## flow/design.v

```verilog
module  MUX2x1_ASYNC #  ( parameter  WIDTH = 16 )
  (
  input    wire signed [WIDTH-1:0]           Input_One   ,
  input    wire signed [WIDTH-1:0]           Input_Two   ,
  input    wire                              Selection   ,
  output   wire        [WIDTH-1:0]           Output_Mux 
  );
assign  Output_Mux  = (Selection) ? Input_One:Input_Two;
endmodule
module  Register_File # ( parameter WIDTH = 16            , 
                                    DEPTH = 8             
                                    )
  (
    input     wire    signed    [WIDTH-1:0]   Input_Re    ,
    input     wire    signed    [WIDTH-1:0]   Input_Im    ,
    input     wire                            clk         ,
    input     wire                            rst         ,
    input     wire                            Enable      ,
    output    wire    signed    [WIDTH-1:0]   Output_Re   ,
    output    wire    signed    [WIDTH-1:0]   Output_Im     
  );
  reg signed  [WIDTH-1:0] reg_re [DEPTH-1:0];
  reg signed  [WIDTH-1:0] reg_im [DEPTH-1:0];
integer I;
assign Output_Re = reg_re [DEPTH-1];
assign Output_Im = reg_im [DEPTH-1];
  always @  ( posedge  clk  or  negedge rst )
  begin
    if(~rst)
      begin
        for (  I = 0  ;  I <  DEPTH ; I = I+1 )
        begin
          reg_re[I] <=  'b0 ;
          reg_im[I] <=  'b0 ;
        end
      end
    else
      begin
        if(Enable)
          begin
            reg_re[0] <=  Input_Re ;
            reg_im[0] <=  Input_Im ;
            for(  I = 1 ; I < DEPTH ; I = I+1  )
            begin
             reg_re[I] <=  reg_re[I-1];
             reg_im[I] <=  reg_im[I-1];
            end
          end
        else
          begin
             for (  I = 0  ;  I <  DEPTH ; I = I+1 )
              begin
                reg_re[I] <=  'b0 ;
                reg_im[I] <=  'b0 ;
             end
          end
      end
  end
endmodule
module Swap # ( parameter WIDTH = 16  )
  (
  input   wire    signed  [ WIDTH-1  : 0 ]    Input_Re        ,
  input   wire    signed  [ WIDTH-1  : 0 ]    Input_Im        ,
  input   wire                                Control_signal  ,
  output  wire    signed  [ WIDTH-1  : 0 ]    Output_Re       ,
  output  wire    signed  [ WIDTH-1  : 0 ]    Output_Im       
  );
  wire    signed  [ WIDTH-1  : 0 ]    input_re_complement       ;  
  wire    signed  [ WIDTH-1  : 0 ]    input_im_complement       ;  
assign input_re_complement  =    Input_Im ;
assign input_im_complement  =    (~Input_Re )+1'b1;
MUX2x1_ASYNC #(.WIDTH(WIDTH)) U5_MUX_Re
(
.Input_One  (input_re_complement)               ,
.Input_Two  (Input_Re)    ,
.Selection  (Control_signal)         ,
.Output_Mux (Output_Re)
);
MUX2x1_ASYNC #(.WIDTH(WIDTH)) U6_MUX_Im
(
.Input_One  (input_im_complement)               ,
.Input_Two  (Input_Im)    ,
.Selection  (Control_signal)         ,
.Output_Mux (Output_Im)
);
endmodule
module Butterfly #    ( parameter         WIDTH    = 16 ,
                                          DEPTH    = 8  
                                          )
  (
  input   wire    signed    [WIDTH-1:0]   Input_Re      ,
  input   wire    signed    [WIDTH-1:0]   Input_Im      ,
  input   wire                            clk           ,
  input   wire                            rst           ,
  input   wire                            ctrl_signal   ,
  input   wire                            cordic_valid  ,
  output  wire    signed    [WIDTH-1:-0]  Output_Re     ,
  output  wire    signed    [WIDTH-1:0]   Output_Im
  );
  wire  signed [WIDTH-1:0]    reg_re_out      ;
  wire  signed [WIDTH-1:0]    reg_im_out      ;
  wire  signed [WIDTH-1:0]    mux_out_one     ; 
  wire  signed [WIDTH-1:0]    mux_out_two     ; 
  wire  signed [WIDTH-1:0]    mux_one_in      ; 
  wire  signed [WIDTH-1:0]    mux_two_in      ; 
  wire  signed [WIDTH-1:0]    mux_three_in    ; 
  wire  signed [WIDTH-1:0]    mux_four_in     ; 
  assign mux_two_in   =  reg_re_out - Input_Re  ;
  assign mux_one_in   =  reg_im_out - Input_Im  ;
  assign mux_three_in =  Input_Im + reg_im_out;
  assign mux_four_in  =  Input_Re + reg_re_out;
  Register_File #(.WIDTH(16),.DEPTH(DEPTH)) U1_REGFILE
(
.Input_Re   (mux_out_two)   ,
.Input_Im   (mux_out_one)   , 
.clk        (clk)           ,
.rst        (rst)           ,
.Output_Re  (reg_re_out)    ,
.Enable     (cordic_valid)  ,
.Output_Im  (reg_im_out)   
);
MUX2x1_ASYNC #(.WIDTH(WIDTH)) U1_MUX 
(
.Input_One  (mux_one_in)      ,
.Input_Two  (Input_Im)        ,
.Selection  (ctrl_signal)     ,
.Output_Mux (mux_out_one)
);
MUX2x1_ASYNC #(.WIDTH(WIDTH)) U2_MUX 
(
.Input_One  (mux_two_in)      ,
.Input_Two  (Input_Re)        ,
.Selection  (ctrl_signal)     ,
.Output_Mux (mux_out_two)
);
MUX2x1_ASYNC #(.WIDTH(WIDTH)) U3_MUX 
(
.Input_One  (mux_three_in)    ,
.Input_Two  (reg_im_out)      ,
.Selection  (ctrl_signal)     ,
.Output_Mux (Output_Im)
);
MUX2x1_ASYNC #(.WIDTH(WIDTH)) U4_MUX 
(
.Input_One  (mux_four_in)    ,
.Input_Two  (reg_re_out)     ,
.Selection  (ctrl_signal)    ,
.Output_Mux (Output_Re)
);  
endmodule
module multiplier #(parameter WIDTH       =16        ,
                              FIXED_POINT =11
                              )
(
  input   wire signed   [WIDTH-1:0]     In_One_Re    ,
  input   wire signed   [WIDTH-1:0]     In_One_Im    ,
  input   wire signed   [WIDTH-1:0]     In_Two_Re    ,
  input   wire signed   [WIDTH-1:0]     In_Two_Im    ,
  input   wire                          clk          ,
  input   wire                          rst          ,
  input   wire                          Enable       ,
  output  reg  signed   [WIDTH-1:0]     Out_Re       ,
  output  reg  signed   [WIDTH-1:0]     Out_Im
  );
  wire  signed [WIDTH-1:0]      subtractor_one;  
  wire  signed [WIDTH-1:0]      subtractor_two;  
  wire  signed [WIDTH-1:0]      add_one       ;  
  wire  signed [(2*WIDTH)-1:0]  multi_one     ;  
  wire  signed [(2*WIDTH)-1:0]  multi_two     ;  
  wire  signed [(2*WIDTH)-1:0]  multi_three   ;  
  wire  signed [2*WIDTH:0]      add_re        ;  
  wire  signed [2*WIDTH:0]      add_im        ;  
assign subtractor_one   =   In_One_Re-In_One_Im;
assign subtractor_two   =   In_Two_Re-In_Two_Im;
assign add_one          =   In_One_Re+In_One_Im;
assign multi_one     =   In_Two_Re  * subtractor_one;
assign multi_two     =   In_One_Im  * subtractor_two;
assign multi_three   =   In_Two_Im  * add_one       ;
assign add_re       =    multi_one   + multi_two      ;
assign add_im       =    multi_three + multi_two      ;
always @ (*)
begin
     if(Enable)
       begin
        Out_Re = add_re[WIDTH+FIXED_POINT-1:FIXED_POINT] ;
        Out_Im = add_im[WIDTH+FIXED_POINT-1:FIXED_POINT] ;
       end
     else
      begin
        Out_Re  =  'b0;
        Out_Im  =  'b0;  
      end
end
endmodule
module  exponential # ( parameter   WIDTH=16 )
  (
  input   wire            Multiplier_Enable   ,
  input   wire            clk                 ,
  input   wire            rst                 ,
  output  reg             mux_selection       ,
  output  reg [WIDTH-1:0] br                  ,
  output  reg [WIDTH-1:0] bi                  
  );
  reg [3:0] counter;
  localparam       [WIDTH-1:0]        w2R = 'b0000010110101000 ,
								                      W2I = 'b1111101001011000 ,
								                     	W4R = 'b0000000000000000 ,
								                     	W4I = 'b1111100000000000 ,
								                     	W6R = 'b1111101001011000 ,
								                     	W6I = 'b1111101001011000 ,
								                     	W1R = 'b0000011101100100 ,
								                     	W1I = 'b1111110011110000 ,
								                     	W3R = 'b0000001100010000 ,
								                     	W3I = 'b1111100010011100 ,
								                     	W9R = 'b1111100010011100 ,
								                     	W9I = 'b0000001100010000 ;
always  @ ( posedge clk or  negedge rst)
begin
   if(!rst)
    begin
      counter <=  'b0;
    end
   else
    begin
      if(Multiplier_Enable)
         begin
          counter <= counter +1'b1;
        end
     else
        begin
         counter <=counter;
        end
    end
end
always @(*)
begin
	if(counter =='d5 || counter == 'd10)
	begin
		br = w2R;
		bi = W2I;
		mux_selection = 'b1;
	end
	else if(counter =='d6)
	begin
		br = W4R;
		bi = W4I;
		mux_selection = 'b1;
	end
	else if (counter =='d7 || counter == 'd14)
	begin
		br = W6R;
		bi = W6I;
		mux_selection = 'b1;
	end
	else if (counter =='d9 )
	begin
		br = W1R;
		bi = W1I;
		mux_selection = 'b1;
	end
	else if (counter =='d11 || counter == 'd13)
	begin
		br = W3R;
		bi = W3I;
		mux_selection = 'b1;
	end
	else if (counter =='d15 )
	begin
		br = W9R;
		bi = W9I;
		mux_selection = 'b1;
	end
	else
	begin
		br = 'b1;
		bi = 'b1;
		mux_selection = 'b0;
	end
end
endmodule
module Control_Unit # ( parameter   WIDTH     = 16  ,
                                    STAGES    = 6   
                                    )
  (
  input   wire                clk                 ,   
  input   wire                rst                 ,
  input   wire                Cordic_Valid        ,
  output  reg                 Multiplier_Enable   ,
  output  reg                 FFT_Valid           ,
  output  wire   [STAGES-1:0] Control_Signal_Out
  );
  reg   [4:0] counter ; 
  wire     c1,c2,c3,c4,c5,c6;
  assign Control_Signal_Out = {c6,c5,c4,c3,c2,c1} ;
  always @(posedge clk or negedge rst)
begin
    if(!rst)
    begin
        FFT_Valid <= 'b0;
        Multiplier_Enable <= 'b0;
    end
    else
    begin
        if(counter == 'd14)
          begin
            FFT_Valid <= 'b1;
          end
        else
          begin
            FFT_Valid <=FFT_Valid;  
          end
        if(counter == 'd11)
        begin
            Multiplier_Enable <= 'b1;
        end
    end
end
always  @ ( posedge clk or  negedge rst)
begin
  if(!rst)
   begin
     counter  <=  'b0;
   end  
  else
    begin
      if(Cordic_Valid)
        begin
          counter <= counter  + 'b1;   
        end
      else
        begin
          counter <=  counter ;
        end
    end
end
assign c6 = counter[0]                                    ;
assign c5= counter[0] &(!counter[1])                      ;
assign c4 = counter[1]                                    ;
assign c3 = counter[2]                                    ;
assign c2 = (~counter[3]&counter[2])                        ; 
assign c1 = counter[3]                                    ;      
endmodule
module FFT_TOB  # ( parameter   DEPTH_BUTTER_ONE    = 8    ,
                                DEPTH_BUTTER_TWO    = 4    ,
                                DEPTH_BUTTER_THREE  = 2    ,
                                DEPTH_BTTER_FOUR    = 1    ,  
                                WIDTH               = 16   ,
                                STAGES              = 6    ,
                                FIXED_POINT         = 11   )
( 
input     wire    signed      [WIDTH-1:0]     Input_re          ,
input     wire    signed      [WIDTH-1:0]     Input_Im          ,
input     wire                                cordic_Valid      ,
input     wire                                clk               ,
input     wire                                rst               ,
output    wire    signed      [WIDTH-1:0]     Output_FFT_Re     ,
output    wire    signed      [WIDTH-1:0]     Output_FFT_Im     ,
output    wire                                Data_Valid    
);
wire   [STAGES-1:0]   control_output        ;
wire                  multiplier_enable     ;
wire                  mux_selection         ;
wire     [WIDTH-1:0]  output_re_stage_one   ;
wire     [WIDTH-1:0]  output_im_stage_one   ;
wire     [WIDTH-1:0]  output_re_stage_two   ;
wire     [WIDTH-1:0]  output_im_stage_two   ;
wire     [WIDTH-1:0]  output_re_stage_three ;
wire     [WIDTH-1:0]  output_im_stage_three ;
wire     [WIDTH-1:0]  output_re_swap_one    ;
wire     [WIDTH-1:0]  output_im_swap_one    ;
wire     [WIDTH-1:0]  output_re_swap_two    ;
wire     [WIDTH-1:0]  output_im_swap_two    ;
wire     [WIDTH-1:0]  output_re_twiddle     ;
wire     [WIDTH-1:0]  output_im_twiddle     ;
wire     [WIDTH-1:0]  output_re_multiplier  ;
wire     [WIDTH-1:0]  output_im_multiplier  ;
wire     [WIDTH-1:0]  output_re_mux         ;
wire     [WIDTH-1:0]  output_im_mux         ;
Control_Unit #(.WIDTH(WIDTH),.STAGES(STAGES)) U1_Control
(
.clk                 (clk)                  ,   
.rst                 (rst)                  ,
.Cordic_Valid        (cordic_Valid)         ,
.Multiplier_Enable   (multiplier_enable)    ,
.FFT_Valid           (Data_Valid)           ,
.Control_Signal_Out  (control_output)
);
Butterfly #(.WIDTH(WIDTH),.DEPTH(DEPTH_BUTTER_ONE)) U1_Butterfly
(
.Input_Re      (Input_re)                   ,
.Input_Im      (Input_Im)                   ,
.clk           (clk)                        ,
.rst           (rst)                        ,
.ctrl_signal   (control_output[0])          ,
.cordic_valid  (cordic_Valid)               ,
.Output_Re     (output_re_stage_one)        ,
.Output_Im     (output_im_stage_one)
);
Swap #(.WIDTH(WIDTH)) U1_Swap
(
.Input_Re         (output_re_stage_one)    ,
.Input_Im         (output_im_stage_one)    ,
.Control_signal   (control_output[1])      ,
.Output_Re        (output_re_swap_one)     ,
.Output_Im        (output_im_swap_one)
);
Butterfly #(.WIDTH(WIDTH),.DEPTH(DEPTH_BUTTER_TWO)) U2_Butterfly
(
.Input_Re      (output_re_swap_one)        ,
.Input_Im      (output_im_swap_one)        ,
.clk           (clk)                       ,
.rst           (rst)                       ,
.ctrl_signal   (control_output[2])         ,
.cordic_valid  (cordic_Valid)              ,
.Output_Re     (output_re_stage_two)       , 
.Output_Im     (output_im_stage_two)
);
exponential #(.WIDTH(WIDTH)) U1_Exponential
(
.Multiplier_Enable   (multiplier_enable)                   ,
.clk                 (clk)                ,
.rst                 (rst)                ,
.mux_selection       (mux_selection)      ,
.br                  (output_re_twiddle)  ,
.bi                  (output_im_twiddle) 
);
multiplier #(.WIDTH(WIDTH),.FIXED_POINT(FIXED_POINT)) U1_Multiplier
(
.In_One_Re   (output_re_stage_two)        ,
.In_One_Im   (output_im_stage_two)        ,
.In_Two_Re   (output_re_twiddle)          ,
.In_Two_Im   (output_im_twiddle)          ,
.clk         (clk)                        ,
.rst         (rst)                        ,
.Enable      (multiplier_enable)          ,
.Out_Re      (output_re_multiplier)       ,
.Out_Im      (output_im_multiplier)
);
MUX2x1_ASYNC #(.WIDTH(WIDTH))  U1_Mux_Re_Multiplier
(
.Input_One  (output_re_multiplier)        ,    
.Input_Two  (output_re_stage_two)         ,
.Selection  (mux_selection)               ,
.Output_Mux (output_re_mux)
);
MUX2x1_ASYNC #(.WIDTH(WIDTH))  U1_Mux_Im_Multiplier
(
.Input_One  (output_im_multiplier)        ,
.Input_Two  (output_im_stage_two)         ,
.Selection  (mux_selection)               ,
.Output_Mux (output_im_mux)
);
Butterfly #(.WIDTH(WIDTH),.DEPTH(DEPTH_BUTTER_THREE)) U3_Butterfly
(
.Input_Re      (output_re_mux)            ,
.Input_Im      (output_im_mux)            ,
.clk           (clk)                      ,
.rst           (rst)                      ,
.ctrl_signal   (control_output[3])        ,
.cordic_valid  (cordic_Valid)             ,
.Output_Re     (output_re_stage_three)    ,
.Output_Im     (output_im_stage_three)
 );
Swap #(.WIDTH(WIDTH)) U2_Swap
(
.Input_Re         (output_re_stage_three) ,
.Input_Im         (output_im_stage_three) ,
.Control_signal   (control_output[4])     ,
.Output_Re        (output_re_swap_two)    ,
.Output_Im        (output_im_swap_two)
);
Butterfly #(.WIDTH(WIDTH),.DEPTH(DEPTH_BTTER_FOUR)) U4_Butterfly
(
.Input_Re      (output_re_swap_two)     ,  
.Input_Im      (output_im_swap_two)     ,
.clk           (clk)                    ,
.rst           (rst)                    ,
.ctrl_signal   (control_output[5])      ,
.cordic_valid  (cordic_Valid)           ,
.Output_Re     (Output_FFT_Re)          ,
.Output_Im     (Output_FFT_Im)
);
endmodule
```

## flow/run.sh

```bash
#!/bin/bash
# the make line also repeats each setting of config.mk as NAME=value (left out here)
make -C /OpenROAD-flow-scripts/flow DESIGN_CONFIG=/design/flow/config.mk WORK_HOME=/design/flow/orfs CLKGATE_MAP_FILE= finish
```

## flow/config.mk

```make
export PLATFORM = sky130hd
export DESIGN_NAME = FFT_TOB
export DESIGN_NICKNAME = FFT_TOB
export VERILOG_FILES = /design/flow/design.v
export SDC_FILE = /design/flow/constraint.sdc
export NUM_CORES = 4
export LEC_CHECK = 0
export ABC_AREA = 0
export CAP_MARGIN = 20
export CELL_PAD_IN_SITES_DETAIL_PLACEMENT = 0
export CORE_MARGIN = 2
export CORE_UTILIZATION = 59
export CTS_CLUSTER_SIZE = 22
export MAX_ROUTING_LAYER = met5
export PLACE_DENSITY_LB_ADDON = 0.14
export SETUP_SLACK_MARGIN = -1.46
export SLEW_MARGIN = 20
```

## flow/constraint.sdc

```tcl
create_clock -name core_clock -period 21.5 [get_ports {clk}]
set_input_delay 4.3000 -clock core_clock [delete_from_list [all_inputs] [get_ports {clk}]]
set_output_delay 4.3000 -clock core_clock [all_outputs]
set_load 0.01 [all_outputs]
```

==> flow_results.org, run 1 <==
#+TITLE: Flow metrics

** Final timing
- The max-slew check reports its worst relative slack as between 30 and 40%.
- Smallest hold slack :: 0.4304 ns
- Once routing completed, OpenROAD measured the worst setup slack at -2.601 ns.
- Share of the clock period used by the worst path :: 112.1%
- Timing would allow up to a little over 40 MHz.
- Slew at the pin closest to its max-slew limit :: 1.050 ns
- The smallest clock period supported by the final layout is computed as 24.10 ns.
- Unrepaired setup endpoints after global routing :: true
- Slew Viols, Final :: 0
- Clock skew on the completed layout was measured at 0.04522 ns.
- Setup violations, final :: 32
- The final hold violation count recorded for this run is 0.

** Yosys
- Yosys instantiated no cell more often than sky130_fd_sc_hd__inv_1.
- In this run, the synthesized area fraction spent on xor and xnor cells is recorded as 6.002%.
- The area recorded from the Yosys report for this design is 53930 um^2.
- Register area share after synthesis :: 22.78%
- EDFF count, synth :: 0
- Yosys cell count :: between 5000 and 6000
- In this run, synthesis produced a sequential element count of 491.
- For this run, asynchronously set or reset flops after synthesis account for 100.0%.
- The synthesis report lists the Yosys warning total as 15.
- After synthesis the cells add up to approximately 54000 um^2.
- Unique masters post-synth :: roughly 110
- Multiplexer share of the synthesized area :: slightly below 2%
- The synthesized design devotes to its leading area cell type 22.83% of total area.
- Sorting the synthesized cells by area gives the leading types as sky130_fd_sc_hd__fa_1, sky130_fd_sc_hd__dfrtp_1, sky130_fd_sc_hd__ha_1.
- Dominant register cell :: sky130_fd_sc_hd__dfrtp_1
- Cells after Synth :: 5829
- Post-synthesis share of cell area spent on and, or, nand and nor gates :: 14.56%
- In this run, the synthesized area fraction spent on adder and majority cells is recorded as 35.43%.
- Post-synth top area cell :: sky130_fd_sc_hd__fa_1
- Main logic family :: adder cells
- The number of nets handed over by synthesis was 7022.
- Post-synth top cells :: sky130_fd_sc_hd__inv_1, sky130_fd_sc_hd__fa_1, sky130_fd_sc_hd__nor2_1, sky130_fd_sc_hd__ha_1, sky130_fd_sc_hd__dfrtp_1
- Post-synthesis compound-gate area fraction :: 10.83%
- The average instance in the mapped netlist occupies between 9 and 10 um^2.

** Critical path
- The critical path's slowest stage uses the library cell sky130_fd_sc_hd__fa_1.
- R2R setup slack :: 5.27 ns
- The timing report gives the biggest stage delay along the critical path as 0.55 ns.
- Along the worst path, the maximum fanout reaches 4.
- Most frequent cell on the critical path :: sky130_fd_sc_hd__fa_1
- Bufs and invs on worst path :: 17
- Critical path startpoint :: Input_re[1]
- Critical Path Start Type :: primary input
- According to the timing report, the data required time at the worst endpoint equals between 15 and 20 ns.
- Worst r2r path cells :: 74
- Critical path depth :: 73
- The startpoint identified for the worst register-to-register timing path is U1_Exponential.counter[0].
- Crit Reg-Reg Endpoint :: U4_Butterfly.U1_REGFILE.reg_re[0][15]
- Data arrival time of the worst path :: 19.80 ns
- Following the worst setup path forward leads to its endpoint at Output_FFT_Im[15].
- Cell family contributing the most delay on the critical path :: adder cells
- By startpoint and endpoint, the worst setup path is classified as in2out.
- Crit path capture type :: primary output

** Placement
- Final RePlAce weighted congestion :: 0.9850
- In this run the cell area measured after placement is 63240 um^2.
- HPWL after detailed placement :: between 100000 and 150000 um
- Count of buffers from port buffering :: 67

** Clocking
- Clock sinks :: approximately 490
- The longest clock path from root to sink contains 3 buffers.
- Clock tree root driver cell :: sky130_fd_sc_hd__clkbuf_16
- Number of levels the H-tree was split into :: 2
- The registers of the reported paths see a clock transition of 0.06 ns.
- TritonCTS clock tree :: done
- The later pin in the worst-skew pair is clocked with a latency of 0.64 ns.
- Clock buffers created by TritonCTS :: 53
- Hold-fix buffer count after cts :: 0

** Final layout
- The net count of the finished layout is about 8000.
- Post-route standard cell area excluding fillers :: slightly below 70000 um^2
- In the final layout, the multi-input gates occupy 40010 um^2.
- The filler cells instantiated in the layout total approximately 6300.
- Synth-to-Final Area Change :: 26.72%
- Area used by sequential logic in the layout :: around 12000 um^2

** Hold path
- Hold analysis lists the worst path endpoint as U3_Butterfly.U1_REGFILE.reg_re[1][11].
- Hold Path Class :: reg2reg
- Cell depth of the worst min-delay path :: 1
- The launch point of the worst min-delay path is recorded as U3_Butterfly.U1_REGFILE.reg_re[0][11].

** GRT
- For met2 alone, demand over resource in global routing was around three fifths.
- Global routing used 44.21% of the available met1 tracks.
- Entering global routing, the biggest net connects around 180 pins.
- The first global-routing pass estimated 250500 um of wire.
- For met3 alone, demand over resource in global routing was 4.161%.
- The number of antenna violations at the first check in global routing was 2.
- The number of global-route vias before repair came to ~46000.
- Overflow left after global routing :: 0
- Global route hottest layer :: met2
- Global routing used between 30 and 40% of the available tracks.

** Floorplanning
- Floorplan core area :: between 90000 and 100000 um^2
- Ports placed on the boundary :: slightly below 70
- The floorplan has between 100 and 150 rows.
- Per the OpenROAD floorplan log, the area of the die is 93840 um^2.
- Die Ht :: 306.3 um
- Measured along the x axis, the die boundary spans 306.3 um.
- Core utilization at floorplan :: 59.73%

** Route
- In this run the remaining antenna-violating nets after routing total 0.
- Initial detailed-routing violation count :: 2912
- The script logs the mean routed wire length per placed instance as 19.98 um.
- Router iterations before antenna repair :: 6
- Number of remaining DRC errors :: 0
- Count of vias placed by the detailed router :: 43800
- Routed wire length :: between 150000 and 200000 um
- Routed via count divided by cell count :: 5.450

** Run
- Warnings raised by the tools during the run amount to roughly 180.
- Count of maximum capacitance violations :: 0

** Outcome
- Result of the run :: finished with violations
- Violated layout checks :: negative setup slack
timing repair:
item | CTS | global route
pin swaps | 94 | 163
buffers inserted | 47 | 75
endpoints found under the setup margin | 30 | 30
gates resized | 222 | 373
endpoints found under the hold margin | 0 | 0
cell type report:
cell class / instances / area share [%]
repair buffers: 1142 / 13.02
diodes: 1 / 0.003662
flip-flops and latches: 491 / 18.00
clock buffers: 72 / 2.193
inverters: 992 / 5.478
well taps: 1176 / 2.153
multi-input cells: 4134 / 58.54
clock inverters: 28 / 0.6133
per-layer routing:
metal	vias up	routed length, um
met3	376	8497
met5	-	11
met2	1255	78600
met1	21810	65050
met4	2	8422
li1	20350	-
per-stage QoR:
step                      cells  utilization, %  TNS (ns)  setup WS (ns)
after floorplan            5829               -    -15.55         -1.463
after global placement     7845           70.04    -82.82         -3.910
after detailed placement   7845           70.04    -87.47         -4.058
after CTS                  7980           73.40    -55.25         -2.539
after global routing       8035           75.69    -64.96         -3.197
final                      8036           75.69    -49.35         -2.601
==> run 2: changes to the inputs <==
ABC_AREA = 1   (was 0)
CELL_PAD_IN_SITES_DETAIL_PLACEMENT = not set   (was 0)
CORE_UTILIZATION = 71   (was 59)
CTS_CLUSTER_SIZE = not set   (was 22)
MAX_ROUTING_LAYER = not set   (was met5)
PLACE_DENSITY_LB_ADDON = not set   (was 0.14)
SETUP_SLACK_MARGIN = not set   (was -1.46)
clock period = 24.3 ns   (was 21.5 ns; I/O delays follow)
==> run 2 against run 1 <==
  * Synthesized area grew 0.78%
  * Still fails the layout checks on negative setup slack
  * Global-route usage increased by 9.2 points
  * Die area fell by 16%
  * Clock-buffer cell count down 1
  * Register-to-register slack better by 0.24 ns
  * Sequential share of layout area grew 0.42 points
  * Highest routed layer unchanged
  * Flip-flop count unchanged
  * Cell area shrank 2.3%
  * Setup slack better by 0.32 ns
  * Cell count up 7.7%
==> flow_results.org, run 2 <==
#+TITLE: Flow metrics

** Floorplanning
- Row count :: 101 (was 110)
- The number of I/O pins came to 68 (unchanged).
- Die outline width :: 280.7 um (was 306.3 um)
- The placeable core region came to 75820 um^2 (was 90290 um^2).
- Core utilization at floorplan :: 71.68% (was 59.73%)
- The y dimension of the die came to 280.7 um (was 306.3 um).
- The total die area was 78780 um^2 (was 93840 um^2).

** Yosys
- Mean area per synthesized cell :: 7.954 um^2 (was 9.252 um^2)
- The cell count listed in synth_stat.txt was 6833 (was 5829).
- The synthesized-area fraction occupied by and/or/nand/nor cells was 16.24% (was 14.56%).
- Proportion of netlist area held by the largest area contributor :: 22.65% (was 22.83%)
- Top area cell types: sky130_fd_sc_hd__fa_1, sky130_fd_sc_hd__dfrtp_1, sky130_fd_sc_hd__ha_1 (unchanged).
- Total standard cell area after synthesis :: 54350 um^2 (was 53930 um^2)
- EDFF count, synth :: 0 (unchanged)
- Post-synth top area cell :: sky130_fd_sc_hd__fa_1 (unchanged)
- Main logic family :: adder cells (unchanged)
- The most instantiated library cell after synthesis is sky130_fd_sc_hd__inv_1 (unchanged).
- Multiplexer share of the synthesized area :: 0.01842% (was 1.967%)
- Unique masters post-synth :: 59 (was 109)
- Post-synth top cells :: sky130_fd_sc_hd__inv_1, sky130_fd_sc_hd__nand2_1, sky130_fd_sc_hd__fa_1, sky130_fd_sc_hd__nor2_1, sky130_fd_sc_hd__ha_1 (was sky130_fd_sc_hd__inv_1, sky130_fd_sc_hd__fa_1, sky130_fd_sc_hd__nor2_1, sky130_fd_sc_hd__ha_1, sky130_fd_sc_hd__dfrtp_1)
- The instance count of the mapped netlist is 6833 (was 5829).
- The area fraction in full adders, half adders and majority gates was 35.15% (was 35.43%).
- Dominant register cell :: sky130_fd_sc_hd__dfrtp_1 (unchanged)
- The yosys synthesis warning count was 15 (unchanged).
- The synthesized flop and latch total was 491 (unchanged).
- Fraction of synthesized cell area in xor and xnor cells :: 3.471% (was 6.002%)
- The area figure in the yosys stat output came to 54350 um^2 (was 53930 um^2).
- The post-synthesis net count was 8026 (was 7022).
- Async set-or-reset flop fraction in the synthesized netlist :: 100.0% (unchanged)
- Register area share after synthesis :: 22.61% (was 22.78%)
- Post-synthesis compound-gate area fraction :: 9.383% (was 10.83%)

** Critical path
- The standard cell with the maximum stage delay on the critical path is sky130_fd_sc_hd__a211oi_2 (was sky130_fd_sc_hd__fa_1).
- Critical path startpoint :: Input_Im[4] (was Input_re[1])
- The cell repeated most along the worst path was sky130_fd_sc_hd__inv_1 (was sky130_fd_sc_hd__fa_1).
- The highest fanout seen on the critical path is 6 (was 4).
- Bufs and invs on worst path :: 25 (was 17)
- Critical Setup Path Class :: in2out (unchanged)
- The critical path data required time came to 19.44 ns (was 17.20 ns).
- The cell depth of the worst flop-to-flop path is 81 (was 74).
- Data arrival time of the worst path :: 21.72 ns (was 19.80 ns)
- The critical path endpoint is Output_FFT_Im[15] (unchanged).
- Crit Reg-Reg Endpoint :: U4_Butterfly.U1_REGFILE.reg_im[0][15] (was U4_Butterfly.U1_REGFILE.reg_re[0][15])
- The worst setup slack for register-to-register paths came to 5.51 ns (was 5.27 ns).
- Delay of the slowest cell on the worst path :: 0.79 ns (was 0.55 ns)
- The startpoint of the worst register-to-register path is U1_Exponential.counter[3] (was U1_Exponential.counter[0]).
- The endpoint class of the critical path was a primary output (unchanged).
- Critical path depth :: 88 (was 73)
- The nature of the critical path startpoint is a primary input (unchanged).
- Cell family contributing the most delay on the critical path :: adder cells (unchanged)

** Clocking
- CTS clk-pin slew, worst paths :: 0.06 ns (about the same)
- The buffer type at the clock tree root is sky130_fd_sc_hd__clkbuf_16 (unchanged).
- Number of levels the H-tree was split into :: 2 (unchanged)
- The cts-stage hold buffer count is 0 (unchanged).
- The deepest clock path buffer count came to 3 (unchanged).
- TritonCTS clock tree :: done (unchanged)
- Clock Latency Late Sink :: 0.65 ns (was 0.64 ns)
- The number of buffers inserted during clock tree synthesis is 51 (was 53).
- The number of clock sinks is 491 (unchanged).

** Final timing
- The relative slew slack came to 11.84% (was 30.03%).
- The final-report hold violation count was 0 (unchanged).
- Derived from the worst setup path, the maximum achievable clock frequency is 37.62 MHz.
- Final critical path time including I/O delays and setup :: around 27 ns
- Slew Viols, Final :: 0 (unchanged)
- Unrepaired setup endpoints after global routing :: true (unchanged)
- The transition time at the pin with the least slew margin came to 1.309 ns (was 1.050 ns).
- Clock Skews :: 0.04268 ns (was 0.04522 ns)
- Post-layout worst setup margin :: -2.285 ns (was -2.601 ns)
- The number of endpoints failing setup at the final stage is 26 (was 32).
- Share of the clock period used by the worst path :: 109.4% (was 112.1%)

** Hold path
- Worst hold endpoint :: U3_Butterfly.U1_REGFILE.reg_re[1][11] (unchanged)
- The class of the worst hold path is reg2reg (unchanged).
- The startpoint of the lowest-slack hold path was U3_Butterfly.U1_REGFILE.reg_re[0][11] (unchanged).
- The count of cells along the worst hold path was 2 (was 1).

** Final layout
- Final Net Count :: 8832 (was 8007)
- Synth-to-Final Area Change :: 22.80% (was 26.72%)
- Final cell count without fillers :: 8658 (was 8036)
- Post-route standard cell area excluding fillers :: 66750 um^2 (was 68340 um^2)

** Route
- Count of vias placed by the detailed router :: 52210 (was 43800)
- Initial detailed-routing violation count :: 6792 (was 2912)
- The total length of routed wires came to 190000 um (was 160600 um).
- Router iterations before antenna repair :: 8 (was 6)
- Remaining number of nets flagged by the antenna check after routing :: 0 (unchanged)
- The mean number of vias per cell came to 6.030 (was 5.450).
- Routed len/inst :: 21.95 um (was 19.98 um)
- Number of remaining DRC errors :: 0 (unchanged)

** GRT
- The global-route wire length before repair was 266800 um (was 250500 um).
- Overflow left after global routing :: 0 (unchanged)
- The overall track demand over capacity in global routing was 43.52% (was 34.34%).
- Maximum number of pins on one net before global-route repair :: 190 (was 175)
- The number of global-route vias before repair was 51430 (was 45690).
- Initial antenna violation count :: 2 (unchanged)

** Placement
- Placed cell count :: 8450 (was 7845)
- HPWL after detailed placement :: 123700 um (was 125900 um)
- The number of input and output port buffers inserted came to 67 (unchanged).
- Cell area after placement :: 61230 um^2 (was 63240 um^2)
- The final estimated routing congestion in global placement was 1.023 (was 0.9850).

** Run
- The count of max-cap constraint violations is 0 (unchanged).
- Number of logged tool warnings :: 184 (was 183)

** Outcome
- Violated layout checks :: negative setup slack (unchanged)
- Result of the run: finished with violations (unchanged).
run 2: layer usage:
metal / vias up / part of all wire, % / GRT usage, %
met1: 24740 / 33 / 52.81
met5: - / 0.0084 / 0
met4: 2 / 9.6 / 29.43
met3: 1389 / 12 / 8.405
met2: 3930 / 45 / 70.87
li1: 22150 / - / -
run 2: repair_timing:
action | in CTS | in global routing
pin swaps | 186 | 209
gates resized | 408 | 377
endpoints found under the setup margin | 25 | 24
buffers inserted | 66 | 57
run 2: final cells by class:
| type | count | area (um^2) |
|---|---|---|
| antenna | 3 | 7.507 |
| fill | 3687 | 9077 |
| sequential | 491 | 12290 |
| timing repair buffer | 929 | 7276 |
| inverter | 1714 | 6469 |
| clock inverter | 20 | 356.6 |
| tap | 978 | 1224 |
| clock buffer | 71 | 1411 |
| multi-input combinational | 4452 | 37710 |
run 2: stage by stage:
| step | hold slack [ns] | setup WS, ns | setup TNS [ns] | util [%] |
|---|---|---|---|---|
| floorplan | 0.4126 | 0.1998 | 0 | - |
| global placement | 0.4133 | -2.369 | -27.82 | 80.75 |
| detailed placement | 0.4178 | -2.812 | -36.63 | 80.75 |
| CTS | 0.4032 | -0.2222 | -1.178 | 85.57 |
| global route | 0.4432 | -2.744 | -48.12 | 88.02 |
| finish | 0.4220 | -2.285 | -35.25 | 88.03 |
==> run 3: changes to the inputs <==
ABC_AREA = not set   (was 1)
CAP_MARGIN = 15   (was 20)
CELL_PAD_IN_SITES_GLOBAL_PLACEMENT = 3   (was not set)
CORE_UTILIZATION = 25   (was 71)
CTS_CLUSTER_SIZE = 29   (was not set)
GPL_ROUTABILITY_DRIVEN = 0   (was not set)
MIN_ROUTING_LAYER = met1   (was not set)
PLACE_DENSITY_LB_ADDON = 0.05   (was not set)
TNS_END_PERCENT = 25   (was not set)
clock period = 27.0 ns   (was 24.3 ns; I/O delays follow)
==> run 3 against run 2 <==
  * Now clean on timing, DRC and antenna
  * Non-clock buffer count is 57 lower
  * Sequential share of layout area fell by 0.38 points
  * Cell count grew 9.2%
  * Clock-buffer cell count rose by 22
  * Synthesized area is 0.78% lower
  * Highest routed layer is now met4
  * Worst hold slack gained 0.022 ns
==> flow_results.org, run 3 <==
#+TITLE: Flow metrics

** Yosys
- Main logic family :: adder cells (unchanged)
- Fraction of synthesized cell area in xor and xnor cells :: 6.002% (was 3.471%)
- Post-synth top area cell :: sky130_fd_sc_hd__fa_1 (unchanged)
- The area of the mapped netlist is 53930 um^2 (was 54350 um^2).
- Post-synthesis compound-gate area fraction :: 10.83% (was 9.383%)
- Mean area per synthesized cell :: 9.252 um^2 (was 7.954 um^2)
- The proportion of synthesized area in mux cells was 1.967% (was 0.01842%).
- Post-synth top cells :: sky130_fd_sc_hd__inv_1, sky130_fd_sc_hd__fa_1, sky130_fd_sc_hd__nor2_1, sky130_fd_sc_hd__ha_1, sky130_fd_sc_hd__dfrtp_1 (was sky130_fd_sc_hd__inv_1, sky130_fd_sc_hd__nand2_1, sky130_fd_sc_hd__fa_1, sky130_fd_sc_hd__nor2_1, sky130_fd_sc_hd__ha_1)
- Cells after Synth :: 5829 (was 6833)
- Unique masters post-synth :: 109 (was 59)
- The yosys synthesis warning count came to 15 (unchanged).
- Adders+Majority by Area :: 35.43% (was 35.15%)
- The sequential area share after synthesis came to 22.78% (was 22.61%).
- Post-synthesis share of cell area spent on and, or, nand and nor gates :: 14.56% (was 16.24%)
- The post-synthesis net count came to 7022 (was 8026).
- The predominant post-synthesis flop cell is sky130_fd_sc_hd__dfrtp_1 (unchanged).
- Yosys cell count :: 5829 (was 6833)
- The area figure in the yosys stat output was 53930 um^2 (was 54350 um^2).
- The post-synth tally of flip-flops with integrated enable was 0 (unchanged).
- The top cell type's share of synthesized area was 22.83% (was 22.65%).
- Async set-or-reset flop fraction in the synthesized netlist :: 100.0% (unchanged)
- The synthesized flop and latch total is 491 (unchanged).
- Top area cell types: sky130_fd_sc_hd__fa_1, sky130_fd_sc_hd__dfrtp_1, sky130_fd_sc_hd__ha_1 (unchanged).
- The most instantiated library cell after synthesis is sky130_fd_sc_hd__inv_1 (unchanged).

** Critical path
- Critical Path Start Type :: primary input (unchanged)
- The cell family contributing the most delay on the critical path was adder cells (unchanged).
- Most frequent cell on the critical path :: sky130_fd_sc_hd__fa_1 (was sky130_fd_sc_hd__inv_1)
- The critical path endpoint is Output_FFT_Re[14] (was Output_FFT_Im[15]).
- The depth of the critical timing path with buffers and inverters included came to 74 (was 88).
- R2R setup slack :: 9.65 ns (was 5.51 ns)
- RR Startpoint :: U1_Exponential.counter[0] (was U1_Exponential.counter[3])
- The critical setup path kind is in2out (unchanged).
- Biggest fanout along the worst timing path :: 5 (was 6)
- The launch point of the worst path is Input_re[0] (was Input_Im[4]).
- Crit Reg-Reg Endpoint :: U4_Butterfly.U1_REGFILE.reg_im[0][15] (unchanged)
- The sum of buffers and inverters on the critical path is 19 (was 25).
- Crit path capture type :: primary output (unchanged)
- The standard cell with the maximum stage delay on the critical path was sky130_fd_sc_hd__fa_2 (was sky130_fd_sc_hd__a211oi_2).
- Delay of the slowest cell on the worst path :: 0.61 ns (was 0.79 ns)
- The cell depth of the worst flop-to-flop path was 75 (was 81).
- The endpoint arrival time on the critical path was 21.20 ns (was 21.72 ns).
- The critical path data required time was 21.60 ns (was 19.44 ns).

** Route
- Routed wire length :: 193600 um (was 190000 um)
- Routed len/inst :: 20.48 um (was 21.95 um)
- The mean number of vias per cell is 4.301 (was 6.030).
- Number of remaining DRC errors :: 0 (unchanged)
- Count of vias placed by the detailed router :: 40650 (was 52210)
- The initial DRC count came to 1740 (was 6792).
- Remaining number of nets flagged by the antenna check after routing :: 0 (unchanged)
- The number of optimization iterations in the first detailed-route pass came to 7 (was 8).

** Floorplanning
- The die span in x was 468.5 um (was 280.7 um).
- Ports placed on the boundary :: 68 (unchanged)
- Row count :: 170 (was 101)
- Die footprint :: 219500 um^2 (was 78780 um^2)
- The y dimension of the die was 468.5 um (was 280.7 um).
- Core utilization at floorplan :: 25.13% (was 71.68%)
- Floorplan core area :: 214600 um^2 (was 75820 um^2)

** Placement
- Pre-CTS setup slack :: -1.966 ns (was -2.812 ns)
- Placed cell count :: 9272 (was 8450)
- Cell area after placement :: 63100 um^2 (was 61230 um^2)
- The detailed placement HPWL was 156800 um (was 123700 um).
- The number of input and output port buffers inserted came to 67 (unchanged).

** Final timing
- Total negative slack for setup checks :: 0 ns (was -35.25 ns)
- The final worst-path setup slack was 0.4022 ns (was -2.285 ns).
- The final setup skew is 0.03187 ns (was 0.04268 ns).
- Slew Viols, Final :: 0 (unchanged)
- Share of the clock period used by the worst path :: 98.51% (was 109.4%)
- Highest clock frequency the design can meet :: roughly 38 MHz
- Relative slew margins :: 22.55% (was 11.84%)
- Setup violations, final :: 0 (was 26)
- Slew at the pin closest to its max-slew limit :: 1.153 ns (was 1.309 ns)
- Unrepaired setup endpoints after global routing: true (unchanged).
- The worst hold slack after final layout is 0.4437 ns (was 0.4220 ns).
- Number of hold-slack violations in the final timing report :: 0 (unchanged)
- Final critical path time including I/O delays and setup :: between 20 and 30 ns

** GRT
- Wire length of the first global-routing pass :: 292500 um (was 266800 um)
- The number of antenna violations at the first check in global routing came to 5 (was 2).
- Overflow left after global routing :: 0 (unchanged)
- The largest net degree at the start of global routing was 116 (was 190).
- The number of global-route vias before repair was 44060 (was 51430).
- Global router's overall resource usage :: 17.89% (was 43.52%)

** Clocking
- Number of levels the H-tree was split into :: 3 (was 2)
- Clock Latency Late Sink :: 0.68 ns (was 0.65 ns)
- Clock tree root driver cell :: sky130_fd_sc_hd__clkbuf_16 (unchanged)
- Clock sinks :: 491 (unchanged)
- The number of buffers inserted during clock tree synthesis was 67 (was 51).
- The deepest clock path buffer count came to 3 (unchanged).
- The clock tree from TritonCTS is done (unchanged).
- CTS clk-pin slew, worst paths :: 0.06 ns (about the same)

** Final layout
- Synth-to-Final Area Change :: 26.49% (was 22.80%)
- Final Net Count :: 7751 (was 8832)
- Final cell count without fillers :: 9451 (was 8658)
- Post-route standard cell area excluding fillers :: 68220 um^2 (was 66750 um^2)
- The sequential cell area came to 12300 um^2 (was 12290 um^2).
- Comb gate area :: 39380 um^2 (was 37710 um^2)
- Layout fillers :: 22560 (was 3687)
- The core utilization of the finished layout was 31.79% (was 88.03%).

** Run
- The count of max-cap constraint violations came to 0 (unchanged).
- Number of logged tool warnings :: 173 (was 184)

** Outcome
- Result of the run :: finished clean (was finished with violations)

** Hold path
- The class of the worst hold path was reg2reg (unchanged).
- The count of cells along the worst hold path came to 1 (was 2).
- The sink of the worst hold path is U2_Butterfly.U1_REGFILE.reg_im[2][12] (was U3_Butterfly.U1_REGFILE.reg_re[1][11]).
- The startpoint of the lowest-slack hold path is U2_Butterfly.U1_REGFILE.reg_im[1][12] (was U3_Butterfly.U1_REGFILE.reg_re[0][11]).
==> run 3: timing repair <==
| action | 4_1_cts | 5_1_grt |
|---|---|---|
| pin swaps | 92 | 120 |
| endpoints found under the setup margin | 22 | 18 |
| gates resized | 248 | 257 |
| hold buffers | 0 | 0 |
| buffers inserted | 32 | 29 |
==> run 3: layout make-up <==
type / instances / share of cell area (%)
Multi-Input combinational cell: 4134 / 57.72
Sequential cell: 491 / 18.03
Timing Repair Buffer: 872 / 10.06
Inverter: 992 / 5.475
Tap cell: 2838 / 5.205
Clock buffer: 93 / 2.792
Clock inverter: 30 / 0.7135
Antenna cell: 1 / 0.003668
==> run 3: routing by layer <==
metal | GRT usage (%) | up-vias | wire, um | share of wire, %
met2 | 30.90 | 340 | 94690 | 49
met5 | 0 | - | 0 | 0
li1 | - | 19840 | - | -
met3 | 1.408 | 107 | 3652 | 1.9
met1 | 24.56 | 20370 | 92330 | 48
met4 | 3.264 | 0 | 2910 | 1.5
==> run 4: changes to the inputs <==
ABC_AREA = 1   (was not set)
CAP_MARGIN = 20   (was 15)
CELL_PAD_IN_SITES_GLOBAL_PLACEMENT = not set   (was 3)
CORE_MARGIN = 3   (was 2)
CORE_UTILIZATION = 70   (was 25)
CTS_CLUSTER_SIZE = 74   (was 29)
MIN_ROUTING_LAYER = not set   (was met1)
PLACE_DENSITY = 0.68   (was not set)
PLACE_DENSITY_LB_ADDON = not set   (was 0.05)
TNS_END_PERCENT = not set   (was 25)
clock period = 27.2 ns   (was 27.0 ns; I/O delays follow)
==> run 4 against run 3 <==
  * Flip-flop count unchanged
  * Still clean
  * Routed wire length decreased by 24%
  * Critical endpoint is now Output_FFT_Im[15]
  * Clock skew increased by 0.018 ns
  * Setup slack improved by 0.28 ns
==> flow_results.org, run 4 <==
#+TITLE: Flow metrics

** Outcome
- Result of the run :: finished clean (unchanged)

** Yosys
- The area fraction in full adders, half adders and majority gates is 35.15% (was 35.43%).
- The post-synth tally of flip-flops with integrated enable was 0 (unchanged).
- The most area-hungry cell type in the Yosys netlist is sky130_fd_sc_hd__fa_1 (unchanged).
- Post-synth top cells :: sky130_fd_sc_hd__inv_1, sky130_fd_sc_hd__nand2_1, sky130_fd_sc_hd__fa_1, sky130_fd_sc_hd__nor2_1, sky130_fd_sc_hd__ha_1 (was sky130_fd_sc_hd__inv_1, sky130_fd_sc_hd__fa_1, sky130_fd_sc_hd__nor2_1, sky130_fd_sc_hd__ha_1, sky130_fd_sc_hd__dfrtp_1)
- Unique masters post-synth :: 59 (was 109)
- Total standard cell area after synthesis :: 54350 um^2 (was 53930 um^2)
- The xor and xnor fraction of the mapped netlist area came to 3.471% (was 6.002%).
- Yosys warns :: 15 (unchanged)
- Cells after Synth :: 6833 (was 5829)
- Proportion of netlist area held by the largest area contributor :: 22.65% (was 22.83%)
- Top area cell types :: sky130_fd_sc_hd__fa_1, sky130_fd_sc_hd__dfrtp_1, sky130_fd_sc_hd__ha_1 (unchanged)
- The average cell area after synthesis was 7.954 um^2 (was 9.252 um^2).
- The area figure in the yosys stat output was 54350 um^2 (was 53930 um^2).
- Mapped Nets :: 8026 (was 7022)
- Async set-or-reset flop fraction in the synthesized netlist :: 100.0% (unchanged)
- Multiplexer share of the synthesized area :: 0.01842% (was 1.967%)
- Yosys cell count :: 6833 (was 5829)
- The fraction of the mapped netlist area in compound gates is 9.383% (was 10.83%).
- The synthesized-area fraction occupied by and/or/nand/nor cells was 16.24% (was 14.56%).
- Dominant register cell :: sky130_fd_sc_hd__dfrtp_1 (unchanged)
- Register area share after synthesis :: 22.61% (was 22.78%)
- The largest family of logic cells by area is adder cells (unchanged).
- Most instantiated library cell after synthesis :: sky130_fd_sc_hd__inv_1 (unchanged)
- The synthesized flop and latch total was 491 (unchanged).

** Final timing
- Clock Skews :: 0.04986 ns (was 0.03187 ns)
- The worst hold slack after final layout came to 0.4090 ns (was 0.4437 ns).
- Number of hold-slack violations in the final timing report :: 0 (unchanged)
- The final worst-path setup slack came to 0.6846 ns (was 0.4022 ns).
- Final critical path time including I/O delays and setup :: 26.52 ns
- Setup violations, final :: 0 (unchanged)
- The number of pins with negative max-slew slack in the final report is 0 (unchanged).
- Unrepaired setup endpoints after global routing: true (unchanged).
- Slew at the pin closest to its max-slew limit :: 1.048 ns (was 1.153 ns)
- The total negative setup slack is 0 ns (unchanged).
- Highest clock frequency the design can meet :: 37.71 MHz
- The final clock period utilization by the worst path is 97.48% (was 98.51%).
- Relative slew margins :: 29.97% (was 22.55%)

** Run
- The count of max-cap constraint violations was 0 (unchanged).
- The number of warning messages in the logs was 177 (was 173).

** GRT
- Global router's overall resource usage :: 36.28% (was 17.89%)
- The number of antenna violations at the first check in global routing is 2 (was 5).
- Overflow left after global routing :: 0 (unchanged)
- Wire length of the first global-routing pass :: 234000 um (was 292500 um)
- Maximum number of pins on one net before global-route repair :: 164 (was 116)
- The number of global-route vias before repair is 45860 (was 44060).

** Critical path
- Critical Path Start Type :: primary input (unchanged)
- Worst r2r path cells :: 84 (was 75)
- Biggest fanout along the worst timing path :: 5 (unchanged)
- The biggest cell delay along the critical path was 0.55 ns (was 0.61 ns).
- The critical setup path kind was in2out (unchanged).
- Slowest stage cell on the critical path :: sky130_fd_sc_hd__fa_1 (was sky130_fd_sc_hd__fa_2)
- R2R setup slack :: 9.82 ns (was 9.65 ns)
- The startpoint of the worst register-to-register path is U1_Exponential.counter[1] (was U1_Exponential.counter[0]).
- The sum of buffers and inverters on the critical path is 23 (was 19).
- The critical path data required time came to 21.76 ns (was 21.60 ns).
- Data arrival time of the worst path :: 21.08 ns (was 21.20 ns)
- The critical path endpoint is Output_FFT_Im[15] (was Output_FFT_Re[14]).
- Crit path capture type :: primary output (unchanged)
- The depth of the critical timing path with buffers and inverters included came to 78 (was 74).
- The cell repeated most along the worst path was sky130_fd_sc_hd__inv_1 (was sky130_fd_sc_hd__fa_1).
- Crit Reg-Reg Endpoint :: U4_Butterfly.U1_REGFILE.reg_im[0][15] (unchanged)
- The cell family contributing the most delay on the critical path was adder cells (unchanged).
- Critical path startpoint :: Input_re[0] (unchanged)

** Floorplanning
- Ports placed on the boundary :: 68 (unchanged)
- The die span in x was 284.7 um (was 468.5 um).
- The effective utilization at floorplan is 71.09% (was 25.13%).
- The y dimension of the die came to 284.7 um (was 468.5 um).
- The total die area came to 81030 um^2 (was 219500 um^2).
- The total number of placement rows came to 101 (was 170).
- The placeable core region was 76450 um^2 (was 214600 um^2).

** Route
- Initial detailed-routing violation count :: 3667 (was 1740)
- Count of vias placed by the detailed router :: 45370 (was 40650)
- Number of remaining DRC errors :: 0 (unchanged)
- Router iterations before antenna repair :: 6 (was 7)
- The mean number of vias per cell came to 5.497 (was 4.301).
- The number of routed nets with antenna violations came to 0 (unchanged).
- The detailed-route wire length per cell was 17.77 um (was 20.48 um).
- Routed wire length :: 146700 um (was 193600 um)

** Placement
- The worst-case setup slack after placement was -0.6703 ns (was -1.966 ns).
- The area of placed instances was 58410 um^2 (was 63100 um^2).
- HPWL after detailed placement :: 113400 um (was 156800 um)
- Count of buffers from port buffering :: 67 (unchanged)
- The number of cells in the design after placement was 8122 (was 9272).

** Final layout
- The count of placed standard cells in the final layout, fillers left out came to 8254 (was 9451).
- Synth-to-Final Area Change :: 13.24% (was 26.49%)
- The post-route standard cell area excluding fillers was 61550 um^2 (was 68220 um^2).
- Final Net Count :: 8373 (was 7751)
- Final core area utilization :: 80.50% (was 31.79%)

** Clocking
- TritonCTS clock tree :: done (unchanged)
- The deepest clock path buffer count is 3 (unchanged).
- The number of buffers inserted during clock tree synthesis is 52 (was 67).
- Clock sinks :: 491 (unchanged)
- The buffer type at the clock tree root is sky130_fd_sc_hd__clkbuf_16 (unchanged).
- CTS clk-pin slew, worst paths :: 0.06 ns (about the same)
- The clock latency of the later-clocked register in the worst-skew pair is 0.64 ns (was 0.68 ns).
- The count of H-tree levels built during CTS came to 2 (was 3).

** Hold path
- Hold Path Class :: reg2reg (unchanged)
- Cell depth of the worst min-delay path :: 2 (was 1)
- The sink of the worst hold path is U2_Butterfly.U1_REGFILE.reg_im[1][4] (was U2_Butterfly.U1_REGFILE.reg_im[2][12]).
- Worst min-delay path startpoint :: U2_Butterfly.U1_REGFILE.reg_im[0][4] (was U2_Butterfly.U1_REGFILE.reg_im[1][12])
## run 4: per-layer routing
metal / vias to the layer above / global-route usage, % / wire length (um)
met3: 420 / 6.664 / 12090
li1: 21240 / - / -
met4: 2 / 18.25 / 8918
met1: 21830 / 47.37 / 57920
met2: 1887 / 58.51 / 67740
met5: - / 0 / 13
## run 4: cell type report
type                    count  area [um^2]
flip-flops and latches    491        12290
clock inverters            31        442.9
diodes                      1        2.502
repair buffers            469         3729
inverters                1714         6439
fillers                  5291        14910
clock buffers              66         1455
well taps                1030         1289
multi-input cells        4452        35900
## run 4: repair_timing
| item | in CTS | in global routing |
|---|---|---|
| gates resized | 37 | 229 |
| pin swaps | 7 | 79 |
| endpoints found under the setup margin | 9 | 19 |
| hold buffers | 0 | 0 |
| buffers inserted | 3 | 31 |
==> run 5: changes to the inputs <==
ABC_AREA = not set   (was 1)
CORE_MARGIN = 2   (was 3)
CORE_UTILIZATION = 60   (was 70)
CTS_CLUSTER_SIZE = not set   (was 74)
GPL_ROUTABILITY_DRIVEN = not set   (was 0)
PLACE_DENSITY = not set   (was 0.68)
SETUP_SLACK_MARGIN = -1.25   (was not set)
clock period = 12.7 ns   (was 27.2 ns; I/O delays follow)
==> run 5 against run 4 <==
  * Now fails the layout checks on negative setup slack
  * Synthesized area decreased by 0.78%
  * Global-route usage rose by 0.12 points
  * Via count rose by 0.16%
  * Register-to-register slack got worse by 14 ns
  * Clock skew barely moved
  * Routed wire length grew 15%
  * Setup slack worse by 8.4 ns
  * Utilization grew 0.60 points
==> flow_results.org, run 5 <==
#+TITLE: Flow metrics

** Critical path
- Critical path startpoint :: Input_re[1] (was Input_re[0])
- Critical Setup Path Class :: in2out (unchanged)
- The endpoint arrival time on the critical path came to 17.90 ns (was 21.08 ns).
- Worst r2r path cells :: 83 (was 84)
- The highest fanout seen on the critical path was 5 (unchanged).
- Crit Reg-Reg Endpoint :: U4_Butterfly.U1_REGFILE.reg_im[0][15] (unchanged)
- Critical path depth :: 74 (was 78)
- The cell repeated most along the worst path was sky130_fd_sc_hd__fa_1 (was sky130_fd_sc_hd__inv_1).
- The critical path data required time is 10.16 ns (was 21.76 ns).
- The sum of buffers and inverters on the critical path was 15 (was 23).
- Slowest stage cell on the critical path :: sky130_fd_sc_hd__fa_1 (unchanged)
- The nature of the critical path startpoint is a primary input (unchanged).
- The critical path endpoint is Output_FFT_Im[15] (unchanged).
- The endpoint class of the critical path is a primary output (unchanged).
- Delay of the slowest cell on the worst path :: 0.54 ns (was 0.55 ns)
- The worst setup slack for register-to-register paths came to -3.92 ns (was 9.82 ns).
- The cell family contributing the most delay on the critical path is adder cells (unchanged).
- RR Startpoint :: U1_Butterfly.U1_REGFILE.reg_re[7][0] (was U1_Exponential.counter[1])

** Route
- Initial detailed-routing violation count :: 3025 (was 3667)
- The number of antenna diodes was 0 (was 1).
- Routed via count divided by cell count :: 5.465 (was 5.497)
- Number of remaining DRC errors :: 0 (unchanged)
- The total number of vias was 45440 (was 45370).
- The total length of routed wires came to 169000 um (was 146700 um).
- Routed len/inst :: 20.32 um (was 17.77 um)
- Router iterations before antenna repair :: 6 (unchanged)
- The number of routed nets with antenna violations is 0 (unchanged).

** Yosys
- The area fraction in full adders, half adders and majority gates was 35.43% (was 35.15%).
- The yosys synthesis warning count was 15 (unchanged).
- Total standard cell area after synthesis :: 53930 um^2 (was 54350 um^2)
- The async set-reset flop share out of synthesis came to 100.0% (unchanged).
- Top area cell types: sky130_fd_sc_hd__fa_1, sky130_fd_sc_hd__dfrtp_1, sky130_fd_sc_hd__ha_1 (unchanged).
- The largest family of logic cells by area was adder cells (unchanged).
- Post-synthesis share of cell area spent on and, or, nand and nor gates :: 14.56% (was 16.24%)
- The xor and xnor fraction of the mapped netlist area is 6.002% (was 3.471%).
- Multiplexer share of the synthesized area :: 1.967% (was 0.01842%)
- Register area share after synthesis :: 22.78% (was 22.61%)
- The average cell area after synthesis came to 9.252 um^2 (was 7.954 um^2).
- The cell count listed in synth_stat.txt was 5829 (was 6833).
- Dominant register cell :: sky130_fd_sc_hd__dfrtp_1 (unchanged)
- EDFF count, synth :: 0 (unchanged)
- Cells after Synth :: 5829 (was 6833)
- The post-synthesis cell type count is 109 (was 59).
- The fraction of the mapped netlist area in compound gates is 10.83% (was 9.383%).
- The top cell type's share of synthesized area came to 22.83% (was 22.65%).
- The most area-hungry cell type in the Yosys netlist is sky130_fd_sc_hd__fa_1 (unchanged).
- The most instantiated library cell after synthesis is sky130_fd_sc_hd__inv_1 (unchanged).
- The area figure in the yosys stat output is 53930 um^2 (was 54350 um^2).
- Post-synth top cells :: sky130_fd_sc_hd__inv_1, sky130_fd_sc_hd__fa_1, sky130_fd_sc_hd__nor2_1, sky130_fd_sc_hd__ha_1, sky130_fd_sc_hd__dfrtp_1 (was sky130_fd_sc_hd__inv_1, sky130_fd_sc_hd__nand2_1, sky130_fd_sc_hd__fa_1, sky130_fd_sc_hd__nor2_1, sky130_fd_sc_hd__ha_1)
- Yosys reg bits :: 491 (unchanged)
- The post-synthesis net count is 7022 (was 8026).

** Final layout
- Comb gate area :: 41400 um^2 (was 35900 um^2)
- The tally of filler cells in the layout is 5541 (was 5291).
- Final cell count without fillers :: 8315 (was 8254)
- Area used by sequential logic in the layout :: 12300 um^2 (was 12290 um^2)
- Final Net Count :: 8299 (was 8373)
- The synthesis-to-layout area growth came to 33.52% (was 13.24%).
- The core utilization of the finished layout came to 81.11% (was 80.50%).

** Run
- The number of warning messages in the logs came to 181 (was 177).
- The count of max-cap constraint violations was 0 (unchanged).

** Final timing
- Unrepaired setup endpoints after global routing: true (unchanged).
- Setup violations, final :: 96 (was 0)
- Share of the clock period used by the worst path :: 161.0% (was 97.48%)
- Number of hold-slack violations in the final timing report :: 0 (unchanged)
- For this run, the top clock speed supported by timing is around 49 MHz.
- The relative slew slack came to 29.91% (was 29.97%).
- Slew at the pin closest to its max-slew limit :: 1.051 ns (was 1.048 ns)
- Slew Viols, Final :: 0 (unchanged)
- For the finished layout, the period the worst path requires is 20.44 ns.
- Post-layout worst setup margin :: -7.744 ns (was 0.6846 ns)
- Clock Skews :: 0.05013 ns (was 0.04986 ns)

** GRT
- The number of antenna violations at the first check in global routing was 0 (was 2).
- The global-route congestion overflow total is 0 (unchanged).
- Via count of the first global-routing pass :: 48170 (was 45860)
- Wire length of the first global-routing pass :: 262700 um (was 234000 um)
- The largest net degree at the start of global routing is 174 (was 164).
- The overall track demand over capacity in global routing was 36.41% (was 36.28%).

** Floorplanning
- The placeable core region came to 88780 um^2 (was 76450 um^2).
- The effective utilization at floorplan came to 60.74% (was 71.09%).
- The die span in x came to 303.8 um (was 284.7 um).
- The total die area is 92300 um^2 (was 81030 um^2).
- Row count :: 109 (was 101)
- Die Ht :: 303.8 um (was 284.7 um)
- Ports placed on the boundary :: 68 (unchanged)

** Clocking
- The number of buffers inserted during clock tree synthesis is 53 (was 52).
- The count of H-tree levels built during CTS was 2 (unchanged).
- The cts-stage hold buffer count came to 0 (unchanged).
- Clock sinks :: 491 (unchanged)
- Maximum buffer depth of the clock tree :: 3 (unchanged)
- The clock tree from TritonCTS was done (unchanged).
- The buffer type at the clock tree root is sky130_fd_sc_hd__clkbuf_16 (unchanged).
- CTS clk-pin slew, worst paths :: 0.07 ns (was 0.06 ns)
- Clock Latency Late Sink :: 0.65 ns (was 0.64 ns)

** Placement
- The number of cells in the design after placement came to 8107 (was 8122).
- Final RePlAce weighted congestion :: 1.029
- The worst-case setup slack after placement came to -9.061 ns (was -0.6703 ns).
- HPWL after detailed placement :: 129800 um (was 113400 um)
- The number of input and output port buffers inserted was 67 (unchanged).

** Hold path
- The count of cells along the worst hold path is 1 (was 2).
- The class of the worst hold path was reg2reg (unchanged).
- Worst min-delay path startpoint :: U1_Butterfly.U1_REGFILE.reg_im[3][13] (was U2_Butterfly.U1_REGFILE.reg_im[0][4])
- Worst hold endpoint :: U1_Butterfly.U1_REGFILE.reg_im[4][13] (was U2_Butterfly.U1_REGFILE.reg_im[1][4])

** Outcome
- Violated layout checks :: negative setup slack
- Result of the run :: finished with violations (was finished clean)
run 5: stage by stage:
step                      area [um^2]  hold WS (ns)  setup TNS, ns
after global placement          65850        0.4351        -501.95
after floorplan                 55090        0.4337        -314.06
final                           72010        0.4415        -397.69
after detailed placement        65850        0.4393        -523.61
after CTS                       70540        0.4455        -370.69
after global routing            72010        0.4517        -438.61
run 5: per-layer routing:
layer	vias up	wire, um	track usage (%)
li1	20940	-	-
met1	22530	66290	46.60
met2	1503	82310	61.52
met3	465	9395	3.796
met4	0	10980	19.10
met5	-	0	0
run 5: area by class of cell:
type                       count  area share (%)
inverter                     992           5.221
timing repair buffer        1434           15.55
sequential                   491           17.08
tap                         1165           2.024
clock inverter                34          0.6568
clock buffer                  65           1.974
multi-input combinational   4134           57.49
run 5: timing repair:
action / in CTS / in global routing
setup endpoints to repair: 94 / 94
pin swaps: 272 / 165
buffers inserted: 110 / 56
gates resized: 568 / 225
